TR:
==> flow/design.v (excerpt) <==
module enduro_video(iRST_n,
                    iVGA_CLK,
                    show_cars,
                    car_user_x,
                    car2_x,
                    car2_y,
                    car3_x,
                    car3_y,
                    oBLANK_n,
                    oHS,
                    oVS,
                    b_data,
                    g_data,
                    r_data);
input iRST_n;
input iVGA_CLK;
input show_cars;
input [9:0] car_user_x;
input [9:0] car2_x;
input [9:0] car2_y;
input [9:0] car3_x;
input [9:0] car3_y;
output reg oBLANK_n;
output reg oHS;
output reg oVS;
output [7:0] b_data;
output [7:0] g_data;
output [7:0] r_data;
wire rst;
reg [18:0] ADDR;
wire [9:0] SCREEN_HEIGHT;
wire [10:0] SCREEN_WIDTH;
wire [5:0] CAR_WIDTH, CAR_HEIGHT;
wire [8:0] CAR_USER_Y;
wire [23:0] BGR_data_out;
assign SCREEN_HEIGHT = 10'd480;
assign SCREEN_WIDTH = 11'd640;
assign CAR_WIDTH = 6'd23;
assign CAR_HEIGHT = 6'd36;
assign CAR_USER_Y = SCREEN_HEIGHT - CAR_HEIGHT;
wire [23:0] bgr_data_raw;
wire cBLANK_n,cHS,cVS;
assign rst = ~iRST_n;
video_sync_generator LTM_ins (.vga_clk(iVGA_CLK),
  ...
Size: about 53 flip-flops, roughly 0.024 mm² of cells after synthesis.
clock: 6.38 ns
lec_check: 0
abc_area: 1
cap_margin: 30
core_margin: 2
core_utilization: 72
cts_cluster_diameter: 220
cts_cluster_size: 51
gpl_routability_driven: 0
hold_slack_margin: 0.08
place_density: 0.35
setup_slack_margin: -0.34
slew_margin: 30
run.sh (not shown) runs the stock make flow with config.mk's settings and CLKGATE_MAP_FILE=.
[TR] flow finished | final checks: failed | reasons: setup timing
The following lists how MS was set up differently from TR:
Settings: GPL_ROUTABILITY_DRIVEN removed (was 0); PLACE_DENSITY removed (was 0.35); CAP_MARGIN changed from 30 to 20; SLEW_MARGIN changed from 30 to 20; CTS_CLUSTER_DIAMETER changed from 220 to 273; SETUP_SLACK_MARGIN removed (was -0.34); ABC_AREA removed (was 1); HOLD_SLACK_MARGIN removed (was 0.08); CTS_CLUSTER_SIZE changed from 51 to 98; the clock period (ns, I/O delays scaled along) changed from 6.38 to 15.0.
==> results <==
MS | stages: all done | timing, DRC, antenna: all pass
Complete run, failing final checks: TR, reason setup timing.
MS improves on TR in worst slack at placement.
Going from TR to MS, proportion of power drawn by the clock network rose by 1.3 points; maximum operating frequency fell by 20%.
Max-slew violation count: TR vs MS identical


run A:
Starting RTL as in the previous note.
make LEC_CHECK=0 CAP_MARGIN=20 CORE_MARGIN=2 CORE_UTILIZATION=72 CTS_CLUSTER_DIAMETER=28 CTS_CLUSTER_SIZE=23 HOLD_SLACK_MARGIN=-0.08 PLACE_DENSITY_LB_ADDON=0.24 SETUP_SLACK_MARGIN=1.75 SLEW_MARGIN=0 finish   # period 7.27 ns
diff inputs: run A => run B
Settings: SLEW_MARGIN changed from 0 to 20; HOLD_SLACK_MARGIN removed (was -0.08); CTS_CLUSTER_DIAMETER removed (was 28); SETUP_SLACK_MARGIN removed (was 1.75); CORE_UTILIZATION changed from 72 to 40; CTS_CLUSTER_SIZE removed (was 23); PLACE_DENSITY_LB_ADDON removed (was 0.24); the clock period (ns, I/O delays scaled along) changed from 7.27 to 15.0.
### Flow results
- Run B vs run A on final cell count without fillers: run B is the higher one.
- Between run A and run B, the layout-stage area growth over the synthesis result is higher for run A.
- Comparing run A and run B, the higher die boundary width was measured on run B.
Edits applied to the flow inputs when going from run B to run C:
Settings: SLEW_MARGIN now 0, was 20; CTS_CLUSTER_DIAMETER now 289, previously not set; HOLD_SLACK_MARGIN now 0.14, previously not set.
- The final layout from run C, which completed every stage, passed the timing, design-rule and antenna checks at the end of the flow.
- On area growth from synthesis to final layout, run B and run C are neck and neck.
- In terms of net count reported at finish, run B and run C differ only marginally.
- Run B → run C: design area saw little to no change; die area essentially unchanged; actual transition at the worst max-transition pin now smaller; final period utilization went up 0.59 points; number of ordinary and repair buffers in the finished layout shows an increase of 1.6%.
- Run B has lower endpoint arrival time on the critical path than run C.
- Run B and run C ended up with nearly the same number of global-route vias before repair.
- Any difference in wire length per cell after detailed routing between run B and run C is small enough to ignore.
- Compared with run B, run C degrades post-route worst setup slack.
Input-level comparison between run D and run C:
Settings: ABC_AREA newly set to 0; CTS_CLUSTER_SIZE newly set to 100; CORE_UTILIZATION changed from 40 to 26; PLACE_DENSITY newly set to 0.83; SLEW_MARGIN changed from 0 to 20; CTS_CLUSTER_DIAMETER changed from 289 to 296; HOLD_SLACK_MARGIN changed from 0.14 to 0.23.
Results
- Relative to run C, met1 demand-to-capacity share in global routing has decreased by 15 points in run D.
- Looking at minimum setup slack in the final design, run D sits 0.18 ns lower than run C does.
- Run C ended up with met4 as its highest routed metal layer; run D ended up with met5.
- Relative to run C, run D degrades maximum frequency.
- Diff run C -> run D: number of cells on the worst reg-to-reg path now sits lower; final clock period utilization by the worst path now sits higher; global-route wire length before repair now sits lower.


enduro_video again, from the RTL that the note above started with.
==> flow/design.v (excerpt) <==
module enduro_video(iRST_n,
                    iVGA_CLK,
                    show_cars,
                    car_user_x,
                    car2_x,
                    car2_y,
                    car3_x,
                    car3_y,
                    oBLANK_n,
                    oHS,
                    oVS,
                    b_data,
                    g_data,
                    r_data);
input iRST_n;
input iVGA_CLK;
input show_cars;
input [9:0] car_user_x;
input [9:0] car2_x;
input [9:0] car2_y;
input [9:0] car3_x;
input [9:0] car3_y;
output reg oBLANK_n;
output reg oHS;
output reg oVS;
output [7:0] b_data;
output [7:0] g_data;
output [7:0] r_data;
wire rst;
reg [18:0] ADDR;
wire [9:0] SCREEN_HEIGHT;
wire [10:0] SCREEN_WIDTH;
wire [5:0] CAR_WIDTH, CAR_HEIGHT;
wire [8:0] CAR_USER_Y;
wire [23:0] BGR_data_out;
assign SCREEN_HEIGHT = 10'd480;
assign SCREEN_WIDTH = 11'd640;
assign CAR_WIDTH = 6'd23;
assign CAR_HEIGHT = 6'd36;
assign CAR_USER_Y = SCREEN_HEIGHT - CAR_HEIGHT;
wire [23:0] bgr_data_raw;
wire cBLANK_n,cHS,cVS;
assign rst = ~iRST_n;
video_sync_generator LTM_ins (.vga_clk(iVGA_CLK),
                              .reset(rst),
                              .blank_n(cBLANK_n),
                              .HS(cHS),
                              .VS(cVS));
always@(posedge iVGA_CLK, negedge iRST_n)
begin
  if (!iRST_n)
     ADDR<=19'd0;
  else if (cHS==1'b0 && cVS==1'b0)
     ADDR<=19'd0;
  else if (cBLANK_n==1'b1)
     ADDR<=ADDR+1;
end
    draw_dynamic_cars draw_cars(
			.clk(iVGA_CLK),
        .addr(ADDR),
        .bgr_data_in(bgr_data_raw),
        .bgr_data_out(BGR_data_out),
			.SHOW_CARS(show_cars),
        .CAR_WIDTH(CAR_WIDTH),
        .CAR_HEIGHT(CAR_HEIGHT),
        .SCREEN_WIDTH(SCREEN_WIDTH),
        .SCREEN_HEIGHT(SCREEN_HEIGHT),
			.CAR_USER_Y(CAR_USER_Y),
        .car_user_x(car_user_x),
  ...
clock: 9.22 ns
lec_check: 0
abc_area: 1
cap_margin: 20
core_margin: 2
core_utilization: 71
cts_cluster_diameter: 334
cts_cluster_size: 72
hold_slack_margin: 0.3
place_density_lb_addon: 0.06
setup_slack_margin: -0.68
slew_margin: 20
The starting point completed with no timing, DRC or antenna violations.
Rerun with:
==> flow/config.mk (replaced) <==
export PLATFORM = sky130hd
export DESIGN_NAME = enduro_video
export DESIGN_NICKNAME = enduro_video
export VERILOG_FILES = /design/flow/design.v
export SDC_FILE = /design/flow/constraint.sdc
export NUM_CORES = 4
export LEC_CHECK = 0
export CAP_MARGIN = 20
export CORE_MARGIN = 2
export CORE_UTILIZATION = 49
export SLEW_MARGIN = 20
==> flow/constraint.sdc (replaced) <==
create_clock -name core_clock -period 8.67 [get_ports {iVGA_CLK}]
set_input_delay 1.7340 -clock core_clock [delete_from_list [all_inputs] [get_ports {iVGA_CLK}]]
set_output_delay 1.7340 -clock core_clock [all_outputs]
set_load 0.01 [all_outputs]
The changed run ran to the end with no violations.
Die area increases by 53%.
Utilization fell by 23 points.
Synthesized area climbs by 6.4%.
Setup slack improves by 0.0093 ns.
Non-clock buffer count came out higher by 48.
Maximum frequency came out higher by 7.1%.
Synthesized cell count fell by 7.3%.
First-iteration DRC count decreases by 27%.
Via count decreases by 3.8%.
Global-route usage fell by 12 points.
Total power goes up by 9.4%.


enduro_video again, from the RTL that the note above started with.
Settings: LEC_CHECK=0, CAP_MARGIN=20, CORE_MARGIN=7, CORE_UTILIZATION=40, CTS_CLUSTER_DIAMETER=289, CTS_CLUSTER_SIZE=25, GPL_TIMING_DRIVEN=0, HOLD_SLACK_MARGIN=0.14, MAX_ROUTING_LAYER=met5, MIN_ROUTING_LAYER=met2, SLEW_MARGIN=0; clock period 15.0 ns.
Change:
Settings changed: CELL_PAD_IN_SITES_GLOBAL_PLACEMENT from default to 3, CORE_MARGIN 7 to 2, CTS_CLUSTER_DIAMETER 289 to 398, CTS_CLUSTER_SIZE 25 to 100, GPL_TIMING_DRIVEN 0 to default, HOLD_SLACK_MARGIN 0.14 to default, MAX_ROUTING_LAYER met5 to default, MIN_ROUTING_LAYER met2 to default, SLEW_MARGIN 0 to 20.
Register-to-register slack improved by 1400 ps; fmax goes up by about 20%; count of clock-buffer cells in the layout goes down by 1; die size decreases by 7.4%; sequential power barely changes; synthesized area does not change.
Change:
Settings changed: ABC_AREA from default to 1, CELL_PAD_IN_SITES_GLOBAL_PLACEMENT 3 to default, CORE_UTILIZATION 40 to 38, CTS_CLUSTER_DIAMETER 398 to 285, HOLD_SLACK_MARGIN from default to 0.23, PLACE_DENSITY from default to 0.83.
After rerunning: Clock skew is lower by 12 ps. Via count came out higher slightly. Worst hold slack degrades by 5.7 ps. Design area went down by a few percent. Routed wire length came out lower by about a fifth. Synthesized cell count rises by a little under a tenth. Register-to-register slack got worse by 2300 ps.
Change:
Settings changed: ABC_AREA 1 to 0, CORE_UTILIZATION 38 to 58, TNS_END_PERCENT from default to 15.
Effect: Hold slack loses 23 ps. Cell count falls by roughly a tenth. Utilization is higher by 21 points. Non-clock buffer count grows by 19. Synthesized area climbs by a few percent. Register-to-register slack gains 2300 ps. Die area fell by a quarter to a third. Clock power rises by roughly a tenth.
Change:
Settings changed: ABC_AREA 0 to default, CORE_UTILIZATION 58 to 40, CTS_CLUSTER_DIAMETER 285 to 399, HOLD_SLACK_MARGIN 0.23 to default, PLACE_DENSITY 0.83 to default.
Effect: First-iteration DRC count goes down by 32%. Die size climbs by 44%. Total power went down by 1.4%. Global-route usage went down by 8.4 points. Wire length came out higher by 7.5%. Synthesized area stays the same. Non-clock buffer count rises by 3. Hold slack is about the same.
Power figures rest on the tool's default switching activity, not on a simulated workload.
